==> v24 <==
Design battleship, start of the top module:
module battleship(
input wire clk,
input wire rst,  
input wire ARDUINO_A0,    
input wire ARDUINO_A1,    
input wire ARDUINO_A2,    
input wire ARDUINO_A3,    
output reg ARDUINO_IO0,   
output reg ARDUINO_IO1,   
output reg ARDUINO_IO2,   
output reg ARDUINO_IO6,   
output reg ARDUINO_IO7,   
output reg ARDUINO_IO8,   
output reg ARDUINO_IO9,   
output reg ARDUINO_IO10,  
output reg ARDUINO_IO11,  
output reg ARDUINO_A4,  
output reg ARDUINO_A5,  
output reg PMOD1_D0_P,  
output reg PMOD1_D0_N,  
output reg PMOD1_D1_P,  
output reg PMOD1_D1_N,  
output reg PMOD1_D2_P,  
output reg PMOD1_D2_N,  
output reg PMOD2_D0_P,  
output reg PMOD2_D0_N,  
output reg PMOD2_D1_P,  
output reg PMOD2_D2_P,  
output reg PMOD2_D2_N,  
output reg PMOD2_D3_P,  
output reg ARDUINO_IO3,   
output reg ARDUINO_IO4,   
output reg ARDUINO_IO5    
);
clock: 2.92 ns
lec_check: 0
abc_area: 0
cap_margin: 20
core_margin: 2
core_utilization: 72
hold_slack_margin: -0.1
place_density: 0.91
slew_margin: 40
tns_end_percent: 5
run.sh (not shown) runs the stock make flow with config.mk's settings and CLKGATE_MAP_FILE=.
==> inputs of v5, as changes to v24 <==
ABC_AREA = 1   (was 0)
CORE_UTILIZATION = 63   (was 72)
HOLD_SLACK_MARGIN = default   (was -0.1)
PLACE_DENSITY = default   (was 0.91)
SLEW_MARGIN = 20   (was 40)
TNS_END_PERCENT = default   (was 5)
==> flow/constraint.sdc (replaced) <==
create_clock -name core_clock -period 3.28 [get_ports {clk}]
set_input_delay 0.6560 -clock core_clock [delete_from_list [all_inputs] [get_ports {clk}]]
set_output_delay 0.6560 -clock core_clock [all_outputs]
set_load 0.01 [all_outputs]
==> comparison table <==
item	v24	v5
Arr. time, crit path	3840 ps	3420 ps
LEAKAGE	4.35 nW	5.21 nW
Hold EP	playerTwoSHIPSBoard[6][1]$_SDFFE_PP1P_	gameLogicState[5]$_SDFFE_PP0P_
Number of different library cells in the post-synthesis netlist	77	52
Floorplan core area	13100 sq um	16000 sq um
Setup slack of the most critical reg-to-reg path	-600 ps	200 ps
Tapcells	176	216
Multi-input gates	882	1043
Fraction of area in registers	34.8%	33.9%
Post-CTS Setup Repair Bufs	3	0
Outcome	complete, but fails checks	no timing/DRC/antenna violations
Violated checks	negative setup slack	-
Met3 GRT Util	6.89%	4.31%
Final weighted congestion in routability-driven placement	0.930	0.967
Via count of the first global-routing pass	8735	9100
Worst clock skew	9.12 ps	8.23 ps
Combinational share of cell area	49.2%	46.5%

* * *

==> xenon: inputs <==
Starting RTL as in the previous note.
make LEC_CHECK=0 ABC_AREA=1 CAP_MARGIN=20 CORE_MARGIN=2 CORE_UTILIZATION=72 CTS_CLUSTER_DIAMETER=88 CTS_CLUSTER_SIZE=10 PLACE_DENSITY=0.37 SLEW_MARGIN=20 TNS_END_PERCENT=5 finish   # period 2.53 ns
==> inputs of sierra, as changes to xenon <==
- CTS_CLUSTER_DIAMETER: 88 -> unset
- CTS_CLUSTER_SIZE: 10 -> unset
- PLACE_DENSITY: 0.37 -> unset
- TNS_END_PERCENT: 5 -> unset
==> flow/constraint.sdc (replaced) <==
create_clock -name core_clock -period 4.21 [get_ports {clk}]
set_input_delay 0.8420 -clock core_clock [delete_from_list [all_inputs] [get_ports {clk}]]
set_output_delay 0.8420 -clock core_clock [all_outputs]
set_load 0.01 [all_outputs]
==> inputs of juniper, as changes to xenon <==
- ABC_AREA: 1 -> unset
- CTS_CLUSTER_DIAMETER: 88 -> unset
- CTS_CLUSTER_SIZE: 10 -> unset
- HOLD_SLACK_MARGIN: unset -> -0.1
- PLACE_DENSITY: 0.37 -> unset
- TNS_END_PERCENT: 5 -> unset
==> flow/constraint.sdc (replaced) <==
create_clock -name core_clock -period 3.43 [get_ports {clk}]
set_input_delay 0.6860 -clock core_clock [delete_from_list [all_inputs] [get_ports {clk}]]
set_output_delay 0.6860 -clock core_clock [all_outputs]
set_load 0.01 [all_outputs]
==> inputs of raven, as changes to xenon <==
- ABC_AREA: 1 -> unset
- CORE_UTILIZATION: 72 -> 40
- CTS_CLUSTER_DIAMETER: 88 -> unset
- CTS_CLUSTER_SIZE: 10 -> unset
- PLACE_DENSITY: 0.37 -> unset
- TNS_END_PERCENT: 5 -> unset
==> flow/constraint.sdc (replaced) <==
create_clock -name core_clock -period 2.93 [get_ports {clk}]
set_input_delay 0.5860 -clock core_clock [delete_from_list [all_inputs] [get_ports {clk}]]
set_output_delay 0.5860 -clock core_clock [all_outputs]
set_load 0.01 [all_outputs]
==> qor summary <==
Arrival time at the worst endpoint: sierra 3.97 ns; xenon 3.39 ns; juniper 3.87 ns; raven 3.75 ns
Total power of the final layout: sierra 3660 uW; xenon 6080 uW; juniper 4360 uW; raven 5060 uW
Outcome: sierra complete, no violations; xenon complete, but fails checks; juniper complete, but fails checks; raven complete, but fails checks
Reasons for failing layout checks: sierra -; xenon negative setup slack; juniper negative setup slack; raven negative setup slack
Share of the core filled with cells: sierra 82.0%; xenon 90.1%; juniper 83.8%; raven 50.9%
Power attributed to the clock group: sierra 1710 uW; xenon 2800 uW; juniper 2020 uW; raven 2310 uW
Reg2Reg Setup Slack: sierra 0.57 ns; xenon -0.52 ns; juniper -0.11 ns; raven -0.52 ns
Total die size: sierra 15400 sq um; xenon 15400 sq um; juniper 14300 sq um; raven 25400 sq um
Accumulated negative setup slack: sierra 0 ns; xenon -17.60 ns; juniper -1.88 ns; raven -17.04 ns
Post-synthesis net count: sierra 1549; xenon 1549; juniper 1205; raven 1205
Inverters excl. clock: sierra 253; xenon 253; juniper 41; raven 41
RSZ-0062 raised after global routing: sierra no; xenon yes; juniper yes; raven yes
Area of the mapped netlist: sierra 10400 sq um; xenon 10400 sq um; juniper 9640 sq um; raven 9640 sq um
Cell count listed in synth_stat.txt: sierra 1509; xenon 1509; juniper 1165; raven 1165
Total internal power: sierra 2860 uW; xenon 4640 uW; juniper 3360 uW; raven 3820 uW
Power and IR drop assume default switching activity.
